==> job 4987 <==
## cpu18
module cpu18 (
  input  wire        clk,
  input  wire        rst,
  output wire [9:0]  imem_addr,
  input  wire [17:0] imem_rdata,
  output wire [9:0]  dmem_addr,
  output wire [17:0] dmem_wdata,
  output wire        dmem_we,
  input  wire [17:0] dmem_rdata,
  output wire        halt
);
export LEC_CHECK = 0
export ABC_AREA = 1
export CAP_MARGIN = 20
export CORE_MARGIN = 2
export CORE_UTILIZATION = 72
export CTS_CLUSTER_DIAMETER = 360
export HOLD_SLACK_MARGIN = -0.09
export PLACE_DENSITY = 0.64
export SETUP_SLACK_MARGIN = 0.89
export SLEW_MARGIN = 10
create_clock -name core_clock -period 6.42 [get_ports {clk}]
run.sh (not shown) runs the stock make flow with config.mk's settings and CLKGATE_MAP_FILE=.
==> inputs of job 4677, as changes to job 4987 <==
- ABC_AREA: 1 -> not set
- CORE_UTILIZATION: 72 -> 40
- CTS_CLUSTER_DIAMETER: 360 -> not set
- HOLD_SLACK_MARGIN: -0.09 -> not set
- PLACE_DENSITY: 0.64 -> not set
- SETUP_SLACK_MARGIN: 0.89 -> not set
- SLEW_MARGIN: 10 -> 20
==> flow/constraint.sdc (replaced) <==
create_clock -name core_clock -period 9.0 [get_ports {clk}]
set_input_delay 1.8000 -clock core_clock [delete_from_list [all_inputs] [get_ports {clk}]]
set_output_delay 1.8000 -clock core_clock [all_outputs]
set_load 0.01 [all_outputs]
==> inputs of job 987, as changes to job 4987 <==
- ABC_AREA: 1 -> not set
- CORE_MARGIN: 2 -> 3
- CORE_UTILIZATION: 72 -> 54
- CTS_CLUSTER_DIAMETER: 360 -> not set
- GPL_TIMING_DRIVEN: not set -> 0
- HOLD_SLACK_MARGIN: -0.09 -> -0.02
- MIN_ROUTING_LAYER: not set -> met2
- PLACE_DENSITY: 0.64 -> not set
- SETUP_SLACK_MARGIN: 0.89 -> not set
- SLEW_MARGIN: 10 -> 20
- TNS_END_PERCENT: not set -> 80
==> flow/constraint.sdc (replaced) <==
create_clock -name core_clock -period 9.0 [get_ports {clk}]
set_input_delay 1.8000 -clock core_clock [delete_from_list [all_inputs] [get_ports {clk}]]
set_output_delay 1.8000 -clock core_clock [all_outputs]
set_load 0.01 [all_outputs]
==> inputs of job 172, as changes to job 4987 <==
- CTS_CLUSTER_DIAMETER: 360 -> not set
- HOLD_SLACK_MARGIN: -0.09 -> not set
- PLACE_DENSITY: 0.64 -> 0.72
- SETUP_SLACK_MARGIN: 0.89 -> 1.47
- SLEW_MARGIN: 10 -> 20
==> flow/constraint.sdc (replaced) <==
create_clock -name core_clock -period 4.96 [get_ports {clk}]
set_input_delay 0.9920 -clock core_clock [delete_from_list [all_inputs] [get_ports {clk}]]
set_output_delay 0.9920 -clock core_clock [all_outputs]
set_load 0.01 [all_outputs]
==> results <==
Result of the run: job 172 complete, but fails checks; job 4677 timing/DRC/antenna clean; job 4987 complete, but fails checks; job 987 aborted with a tool error
Last stage reached: job 172 -; job 4677 -; job 4987 -; job 987 global routing (5_1_grt)
Layout check failures: job 172 setup timing; job 4677 -; job 4987 setup timing; job 987 -
Slew of the pin with the lowest slew margin: job 172 1.102 ns; job 4677 1.324 ns; job 4987 1.124 ns; job 987 -
Total nets after synthesis: job 172 2814; job 4677 2060; job 4987 2814; job 987 2060
Vertical extent of the die: job 172 171.7 µm; job 4677 235.0 µm; job 4987 171.7 µm; job 987 204.8 µm
Die Size: job 172 0.02947 mm²; job 4677 0.05524 mm²; job 4987 0.02947 mm²; job 987 0.04196 mm²
Cell count listed in synth_stat.txt: job 172 2696; job 4677 1942; job 4987 2696; job 987 1942
Setup slack on the worst flop-to-flop path: job 172 -2.89 ns; job 4677 0.33 ns; job 4987 -1.40 ns; job 987 -
Xor and xnor fraction of the mapped netlist area: job 172 0.001298; job 4677 0.002051; job 4987 0.001298; job 987 0.002051
Seq power: job 172 2.92 mW; job 4677 1.64 mW; job 4987 2.25 mW; job 987 -
Worst-path fanout max: job 172 8; job 4677 16; job 4987 8; job 987 -
Multiplexer share: job 172 0; job 4677 0.2015; job 4987 0; job 987 0.2015
Number of buffers created by CTS: job 172 39; job 4677 40; job 4987 38; job 987 41
Total count of hold-check failures in the final report: job 172 0; job 4677 0; job 4987 0; job 987 -
Clock buf count: job 172 56; job 4677 58; job 4987 54; job 987 -
Dpl cells: job 172 3069; job 4677 2608; job 4987 3049; job 987 2556
Part of the power in the clock network: job 172 0.514; job 4677 0.505; job 4987 0.503; job 987 -
Source-to-sink clock delay at the later pin of the worst-skew pair: job 172 0.54 ns; job 4677 0.58 ns; job 4987 0.55 ns; job 987 -
Hold Crit Depth: job 172 0; job 4677 0; job 4987 0; job 987 -
Die X-Extent: job 172 171.7 µm; job 4677 235.0 µm; job 4987 171.7 µm; job 987 204.8 µm
Area taken by multi-input logic gates: job 172 0.01020 mm²; job 4677 0.01144 mm²; job 4987 0.01009 mm²; job 987 -
Cell with the largest stage delay on the worst path: job 172 sky130_fd_sc_hd__dfrtp_2; job 4677 sky130_fd_sc_hd__a21oi_2; job 4987 sky130_fd_sc_hd__dfrtp_1; job 987 -
Number of standard cells in the layout, taps in and fillers out: job 172 3158; job 4677 2682; job 4987 3135; job 987 -
DP Worst Slack: job 172 -2.867 ns; job 4677 -0.03425 ns; job 4987 -1.423 ns; job 987 -2.320 ns
Hold EP: job 172 state[1]; job 4677 state[1]; job 4987 state[1]; job 987 -

========
==> v14 <==
cpu18 again, from the RTL that the note above started with.
Settings: LEC_CHECK=0, CAP_MARGIN=10, CELL_PAD_IN_SITES_DETAIL_PLACEMENT=0, CELL_PAD_IN_SITES_GLOBAL_PLACEMENT=2, CORE_MARGIN=3, CORE_UTILIZATION=55, CTS_CLUSTER_SIZE=72, GPL_ROUTABILITY_DRIVEN=0, GPL_TIMING_DRIVEN=1, HOLD_SLACK_MARGIN=-0.02, MAX_ROUTING_LAYER=met4, MIN_ROUTING_LAYER=met2, SLEW_MARGIN=20, TNS_END_PERCENT=85; clock period 5.17 ns.
==> inputs of v5, as changes to v14 <==
==> flow/config.mk (replaced) <==
export PLATFORM = sky130hd
export DESIGN_NAME = cpu18
export DESIGN_NICKNAME = cpu18
export VERILOG_FILES = /design/flow/design.v
export SDC_FILE = /design/flow/constraint.sdc
export NUM_CORES = 4
export LEC_CHECK = 0
export CAP_MARGIN = 20
export CORE_MARGIN = 2
export CORE_UTILIZATION = 70
export CTS_CLUSTER_DIAMETER = 219
export SLEW_MARGIN = 20
==> flow/constraint.sdc (replaced) <==
create_clock -name core_clock -period 7.32 [get_ports {clk}]
set_input_delay 1.4640 -clock core_clock [delete_from_list [all_inputs] [get_ports {clk}]]
set_output_delay 1.4640 -clock core_clock [all_outputs]
set_load 0.01 [all_outputs]
==> inputs of v26, as changes to v14 <==
==> flow/config.mk (replaced) <==
export PLATFORM = sky130hd
export DESIGN_NAME = cpu18
export DESIGN_NICKNAME = cpu18
export VERILOG_FILES = /design/flow/design.v
export SDC_FILE = /design/flow/constraint.sdc
export NUM_CORES = 4
export LEC_CHECK = 0
export ABC_AREA = 1
export CAP_MARGIN = 20
export CORE_MARGIN = 2
export CORE_UTILIZATION = 72
export CTS_CLUSTER_DIAMETER = 77
export PLACE_DENSITY = 0.37
export SETUP_SLACK_MARGIN = 0.85
export SLEW_MARGIN = 20
==> flow/constraint.sdc (replaced) <==
create_clock -name core_clock -period 6.49 [get_ports {clk}]
set_input_delay 1.2980 -clock core_clock [delete_from_list [all_inputs] [get_ports {clk}]]
set_output_delay 1.2980 -clock core_clock [all_outputs]
set_load 0.01 [all_outputs]
==> inputs of v39, as changes to v14 <==
==> flow/config.mk (replaced) <==
export PLATFORM = sky130hd
export DESIGN_NAME = cpu18
export DESIGN_NICKNAME = cpu18
export VERILOG_FILES = /design/flow/design.v
export SDC_FILE = /design/flow/constraint.sdc
export NUM_CORES = 4
export LEC_CHECK = 0
export CAP_MARGIN = 20
export CELL_PAD_IN_SITES_GLOBAL_PLACEMENT = 1
export CORE_MARGIN = 2
export CORE_UTILIZATION = 40
export CTS_CLUSTER_DIAMETER = 391
export CTS_CLUSTER_SIZE = 28
export PLACE_DENSITY_LB_ADDON = 0.13
export SLEW_MARGIN = 20
==> flow/constraint.sdc (replaced) <==
create_clock -name core_clock -period 9.0 [get_ports {clk}]
set_input_delay 1.8000 -clock core_clock [delete_from_list [all_inputs] [get_ports {clk}]]
set_output_delay 1.8000 -clock core_clock [all_outputs]
set_load 0.01 [all_outputs]
==> results.toml <==
# flow metrics
[run_status]
status = "stopped before the end"
lastStage = "5_1_grt"
error = "[ERROR GRT-0116] Global routing finished with congestion. Check the congestion regions in the DRC Viewer."

[synthesis]
syn-mean-instance-area_um2 = 10.99
yosys.area_share.adder_pct = 5.286
yosys.area_share.xor_xnor_pct = 0.2051

[global_route]
met1_usage_pct = 0

[floorplanning]
coreArea_um2 = 37930
chipArea_um2 = 41220

[cts]
cts_buffers = 41
htreeDepth = 2
Source of the figures above: v14

==> results.toml <==
# synthesis and place-and-route metrics
[run_status]
status = "complete, but fails checks"
violatedChecks = "negative setup slack"

[synthesis]
yosys.area_share.adder_pct = 5.576
syn-mean-instance-area_um2 = 7.507
yosys.area_share.xor_xnor_pct = 0.1298

[final_timing]
setup_viol = 80
setup_ws_ns = -1.220

[cts]
htreeDepth = 2
cts_buffers = 39
Source of the figures above: v26

==> results.toml <==
# synthesis and place-and-route metrics
[route]
wl_met2_um = 38220

[run_status]
status = "complete, no violations"

[cts]
cts_buffers = 16

[global_route]
grt_max_degree = 167
grt_pass1_wl_um = 125000
met1_usage_pct = 41.85

[finish]
nNonClkBuffers = 166
seq_area_um2 = 8785

[synthesis]
yosys.area_share.xor_xnor_pct = 0.2051
yosys.area_share.adder_pct = 5.286

[floorplanning]
chipArea_um2 = 55240
coreArea_um2 = 52660

[setup_path]
cp.arrival_ns = 9.16
Source of the figures above: v39

==> results.toml <==
# synthesis and place-and-route metrics
[final_timing]
setup_ws_ns = -0.8464
setup_viol = 64

[cts]
cts_buffers = 39
htreeDepth = 2

[synthesis]
yosys.area_share.adder_pct = 5.286
syn-mean-instance-area_um2 = 10.99
yosys.area_share.xor_xnor_pct = 0.2051

[run_status]
status = "complete, but fails checks"
violatedChecks = "negative setup slack"

[floorplanning]
coreArea_um2 = 29870
Source of the figures above: v5


========
==> onyx: inputs <==
==> flow/design.v <==
module OneBitAdder (
  input A,
  input B,
  input cin,
  output sum,
  output cout
);
  assign sum = (A ^ B) ^ cin;
  assign cout = ((A ^ B) & cin) | (A & B);
endmodule
module Adder_2_bits (
  input [1:0] bit_1, bit_2,
  input c_in,
  output [1:0] s,
  output c_out
);
  wire c0;  
  OneBitAdder birler (.A(bit_1[0]), .B(bit_2[0]), .cin(c_in), .sum(s[0]), .cout(c0));
  OneBitAdder onlar (.A(bit_1[1]), .B(bit_2[1]), .cin(c0), .sum(s[1]), .cout(c_out));
endmodule
module Adder_4_bits (
  input [3:0] bit_1, bit_2,
  input c_in,
  output [3:0] s,
  output c_out
);
  wire  c0;  
  Adder_2_bits a_2_0 (.bit_1(bit_1[1:0]), .bit_2(bit_2[1:0]), .c_in(c_in), .s(s[1:0]), .c_out(c0));
  Adder_2_bits a_2_1 (.bit_1(bit_1[3:2]), .bit_2(bit_2[3:2]), .c_in(c0), .s(s[3:2]), .c_out(c_out));
endmodule
module Adder_8_bits (
  input [7:0] bit_1, bit_2,
  input c_in,
  output [7:0] s,
  output c_out
);
  wire  c0;  
  Adder_4_bits a_4_0 (.bit_1(bit_1[3:0]), .bit_2(bit_2[3:0]), .c_in(c_in), .s(s[3:0]), .c_out(c0));
  Adder_4_bits a_4_1 (.bit_1(bit_1[7:4]), .bit_2(bit_2[7:4]), .c_in(c0), .s(s[7:4]), .c_out(c_out));
endmodule
  module Adder_10_bits(
  input [9:0] bit_1,bit_2, 
  input c_in,
  output [9:0] s,
  output c_out
);
 wire  c0;  
   Adder_8_bits a_8 (.bit_1(bit_1[7:0]), .bit_2(bit_2[7:0]), .c_in(c_in), .s(s[7:0]), .c_out(c0));
   Adder_2_bits a_2 (.bit_1(bit_1[9:8]), .bit_2(bit_2[9:8]), .c_in(c0), .s(s[9:8]), .c_out(c_out));
endmodule
module Adder_16_bits (
  input [15:0] bit_1, bit_2,
  input c_in,
  output [15:0] s,
  output c_out
);
  wire  c0;  
  Adder_8_bits a_8_0 (.bit_1(bit_1[7:0]), .bit_2(bit_2[7:0]), .c_in(c_in), .s(s[7:0]), .c_out(c0));
  Adder_8_bits a_8_1 (.bit_1(bit_1[15:8]), .bit_2(bit_2[15:8]), .c_in(c0), .s(s[15:8]), .c_out(c_out));
endmodule
module Adder_18_bits (
  input [17:0] bit_1, bit_2,
  input c_in,
  output [17:0] s,
  output c_out
);
  wire  c0;  
  Adder_16_bits a_16 (.bit_1(bit_1[15:0]), .bit_2(bit_2[15:0]), .c_in(c_in), .s(s[15:0]), .c_out(c0));
  Adder_2_bits a_2 (.bit_1(bit_1[17:16]), .bit_2(bit_2[17:16]), .c_in(c0), .s(s[17:16]), .c_out(c_out));
endmodule
module ExtendValue (
  input [0:5] inp,
  output reg [0:17] out
);
  always @* begin
    out[12:17] = inp[0:5];
    if (inp[0] == 1'b0)
      out[0:11] = 12'b0;
    else
      out[0:11] = 12'hfff;
  end
endmodule
module Mux_Alu (
  input  [1:0] whichalu,
  input  [17:0] input_0, input_1, input_2, input_3,
  output reg [17:0] out
);
    always @ (input_0 or input_1 or input_2 or input_3 or whichalu)
    begin
	out=input_0;
	if(whichalu== 2'b01)
	   out=input_1;
	if(whichalu== 2'b10)
	   out=input_2;
	if(whichalu== 2'b11)
	   out=input_3;
    end
endmodule
module Mux_18bit (
  input wire select,
  input wire [17:0] input_1,  
  input wire [17:0] input_2,  
  output reg [17:0] out  
);
    always @ (select or input_1 or input_2)
    begin
        if (select == 1'b0)
            out = input_1;
        else
            out = input_2;
    end
endmodule
module aluselect (
    input wire [17:0] R1,
    input wire [17:0] R2,
    input wire [1:0] alu_op_type,
    output wire [17:0] result,
    output wire cout
);
    wire [17:0] add_result, and_result, nand_result, nor_result;
    Adder_18_bits adder (.bit_1(R1), .bit_2(R2), .c_in(1'b0), .s(add_result), .c_out(cout));
    assign and_result = R1 & R2;
    assign nand_result = ~(R1 & R2);
    assign nor_result = ~(R1 | R2);
    Mux_Alu m1 (
        .whichalu(alu_op_type),
        .input_0(add_result),
        .input_1(and_result),
        .input_2(nand_result),
        .input_3(nor_result),
        .out(result)
    );
endmodule
module Regfile (
  input [0:4] select_register, reg_1, reg_2,
  input [0:17] data,
  input clck, reset_enable, write_enable, clear,
  output reg [0:17] read_reg_1_value,
  output reg [0:17] read_reg_2_value
);
  reg [0:17] registers [0:15];  
  integer i;
  always @(posedge clck or posedge reset_enable) begin
    if (reset_enable) begin
      for (i = 0; i < 16; i = i + 1) begin
        registers[i] <= 18'b0;
      end
    end
    else if (clear) begin
      for (i = 0; i < 16; i = i + 1) begin
        registers[i] <= 18'b0;
      end
    end
    else if (write_enable) begin
      registers[select_register[1:4]] <= data;
    end
  end
  always @(posedge clck) begin
    read_reg_1_value <= registers[reg_1[1:4]];
    read_reg_2_value <= registers[reg_2[1:4]];
  end
endmodule
module ProgramCounter (
  input wire clk,
  input wire rst,
  input wire is_jump,
  input wire pc_enable,
  input wire next,
  input wire [9:0] address_input,
  output reg [9:0] current_address
);
  always @(posedge clk or posedge rst) begin
    if (rst) begin
      current_address <= 10'b0;
    end else begin
      if (is_jump) begin
        current_address <= current_address+address_input;
      end else if (pc_enable && next) begin
        current_address <= current_address + 1;
      end
    end
  end
endmodule
module cpu18 (
  input  wire        clk,
  input  wire        rst,
  output wire [9:0]  imem_addr,
  input  wire [17:0] imem_rdata,
  output wire [9:0]  dmem_addr,
  output wire [17:0] dmem_wdata,
  output wire        dmem_we,
  input  wire [17:0] dmem_rdata,
  output wire        halt
);
  localparam S_FETCH  = 2'd0;
  localparam S_DECODE = 2'd1;
  localparam S_EXEC   = 2'd2;
  localparam S_HALT   = 2'd3;
  reg  [1:0]  state;
  reg  [17:0] ir;
  reg         zf, cf;
  wire [9:0]  pc;
  wire [3:0] opcode = ir[17:14];
  wire [3:0] f_dst  = ir[13:10];
  wire [3:0] f_src1 = ir[9:6];
  wire [3:0] f_src2 = ir[3:0];
  wire [5:0] f_imm  = ir[5:0];
  wire [9:0] f_addr = ir[9:0];
  wire is_alu = (opcode[3:2] == 2'b00);           
  wire is_imm = (opcode[3:1] == 3'b010);          
  wire is_ld  = (opcode == 4'b0110);
  wire is_st  = (opcode == 4'b0111);
  wire is_cmp = (opcode == 4'b1000);
  wire is_jmp = (opcode >= 4'b1001) && (opcode <= 4'b1110);
  wire is_rst = (opcode == 4'b1111);
  reg taken;
  always @* begin
    case (opcode)
      4'b1001: taken = 1'b1;           
      4'b1010: taken = zf;             
      4'b1011: taken = ~zf & ~cf;      
      4'b1100: taken = cf;             
      4'b1101: taken = ~cf;            
      4'b1110: taken = cf | zf;        
      default: taken = 1'b0;
    endcase
  end
  wire exec = (state == S_EXEC);
  wire [17:0] rv1, rv2, wb_data;
  wire [3:0]  rsel1 = is_st ? f_dst : f_src1;
  Regfile regs (
    .select_register({1'b0, f_dst}),
    .reg_1({1'b0, rsel1}),
    .reg_2({1'b0, f_src2}),
    .data(wb_data),
    .clck(clk),
    .reset_enable(rst),
    .write_enable(exec & (is_alu | is_imm | is_ld)),
    .clear(exec & is_rst),
    .read_reg_1_value(rv1),
    .read_reg_2_value(rv2)
  );
  wire [17:0] imm_ext, alu_b, alu_y;
  wire        alu_cout;
  ExtendValue ext (.inp(f_imm), .out(imm_ext));
  Mux_18bit   opb (.select(is_imm), .input_1(rv2), .input_2(imm_ext), .out(alu_b));
  aluselect   alu (.R1(rv1), .R2(alu_b), .alu_op_type(opcode[1:0]), .result(alu_y), .cout(alu_cout));
  Mux_18bit   wbm (.select(is_ld), .input_1(alu_y), .input_2(dmem_rdata), .out(wb_data));
  wire do_jump = exec & is_jmp & taken;
  ProgramCounter pcr (
    .clk(clk),
    .rst(rst),
    .is_jump(do_jump),
    .pc_enable(exec),
    .next(1'b1),
    .address_input(f_addr),
    .current_address(pc)
  );
  always @(posedge clk or posedge rst) begin
    if (rst) begin
      state <= S_FETCH;
      ir    <= 18'b0;
      zf    <= 1'b0;
      cf    <= 1'b0;
    end else begin
      case (state)
        S_FETCH: begin
          ir    <= imem_rdata;
          state <= S_DECODE;
        end
        S_DECODE: state <= S_EXEC;
        S_EXEC: begin
          if (is_cmp) begin
            zf <= (rv1 == rv2);
            cf <= (rv1 < rv2);
          end else if (is_rst) begin
            zf <= 1'b0;
            cf <= 1'b0;
          end
          if (do_jump && f_addr == 10'd0)
            state <= S_HALT;
          else
            state <= S_FETCH;
        end
        default: state <= S_HALT;
      endcase
    end
  end
  assign imem_addr  = pc;
  assign dmem_addr  = f_addr;
  assign dmem_wdata = rv1;
  assign dmem_we    = exec & is_st;
  assign halt       = (state == S_HALT);
endmodule
==> flow/run.sh <==
#!/bin/bash
# the make line also repeats each setting of config.mk as NAME=value (left out here)
make -C /OpenROAD-flow-scripts/flow DESIGN_CONFIG=/design/flow/config.mk WORK_HOME=/design/flow/orfs CLKGATE_MAP_FILE= finish
==> flow/config.mk <==
export PLATFORM = sky130hd
export DESIGN_NAME = cpu18
export DESIGN_NICKNAME = cpu18
export VERILOG_FILES = /design/flow/design.v
export SDC_FILE = /design/flow/constraint.sdc
export NUM_CORES = 4
export LEC_CHECK = 0
export CAP_MARGIN = 10
export CELL_PAD_IN_SITES_DETAIL_PLACEMENT = 1
export CELL_PAD_IN_SITES_GLOBAL_PLACEMENT = 2
export CORE_MARGIN = 3
export CORE_UTILIZATION = 55
export GPL_ROUTABILITY_DRIVEN = 0
export GPL_TIMING_DRIVEN = 0
export HOLD_SLACK_MARGIN = -0.02
export MIN_ROUTING_LAYER = met2
export SLEW_MARGIN = 20
export TNS_END_PERCENT = 80
==> flow/constraint.sdc <==
create_clock -name core_clock -period 6.97 [get_ports {clk}]
set_input_delay 1.3940 -clock core_clock [delete_from_list [all_inputs] [get_ports {clk}]]
set_output_delay 1.3940 -clock core_clock [all_outputs]
set_load 0.01 [all_outputs]
==> delta: changes against onyx <==
- ABC_AREA: not set -> 1
- CAP_MARGIN: 10 -> 20
- CELL_PAD_IN_SITES_DETAIL_PLACEMENT: 1 -> not set
- CELL_PAD_IN_SITES_GLOBAL_PLACEMENT: 2 -> not set
- CORE_MARGIN: 3 -> 2
- CORE_UTILIZATION: 55 -> 72
- CTS_CLUSTER_DIAMETER: not set -> 380
- GPL_ROUTABILITY_DRIVEN: 0 -> not set
- GPL_TIMING_DRIVEN: 0 -> not set
- HOLD_SLACK_MARGIN: -0.02 -> not set
- MIN_ROUTING_LAYER: met2 -> not set
- PLACE_DENSITY: not set -> 0.73
- SETUP_SLACK_MARGIN: not set -> 0.85
- TNS_END_PERCENT: 80 -> not set
==> flow/constraint.sdc (replaced) <==
create_clock -name core_clock -period 6.08 [get_ports {clk}]
set_input_delay 1.2160 -clock core_clock [delete_from_list [all_inputs] [get_ports {clk}]]
set_output_delay 1.2160 -clock core_clock [all_outputs]
set_load 0.01 [all_outputs]
==> sierra: changes against onyx <==
- ABC_AREA: not set -> 1
- CAP_MARGIN: 10 -> 20
- CELL_PAD_IN_SITES_DETAIL_PLACEMENT: 1 -> 2
- CELL_PAD_IN_SITES_GLOBAL_PLACEMENT: 2 -> 0
- CORE_ASPECT_RATIO: not set -> 1.2
- CORE_UTILIZATION: 55 -> 70
- CTS_CLUSTER_DIAMETER: not set -> 270
- CTS_CLUSTER_SIZE: not set -> 52
- GPL_ROUTABILITY_DRIVEN: 0 -> not set
- HOLD_SLACK_MARGIN: -0.02 -> not set
- MAX_ROUTING_LAYER: not set -> met4
- SETUP_SLACK_MARGIN: not set -> 0.77
- TNS_END_PERCENT: 80 -> 10
==> flow/constraint.sdc (replaced) <==
create_clock -name core_clock -period 7.68 [get_ports {clk}]
set_input_delay 1.5360 -clock core_clock [delete_from_list [all_inputs] [get_ports {clk}]]
set_output_delay 1.5360 -clock core_clock [all_outputs]
set_load 0.01 [all_outputs]
==> comparison <==
- Die area: delta < sierra < onyx.
- sierra died in 3_5_place_dp with DPL-0033. delta finished with setup timing left. onyx aborted during 5_1_grt.
- Against delta, the area after synthesis of onyx is larger by about 5.5%.
- Of onyx and delta, delta has the higher synthesized cell count (gap about 28%, measured against delta).
Power figures rest on the tool's default switching activity, not on a simulated workload.
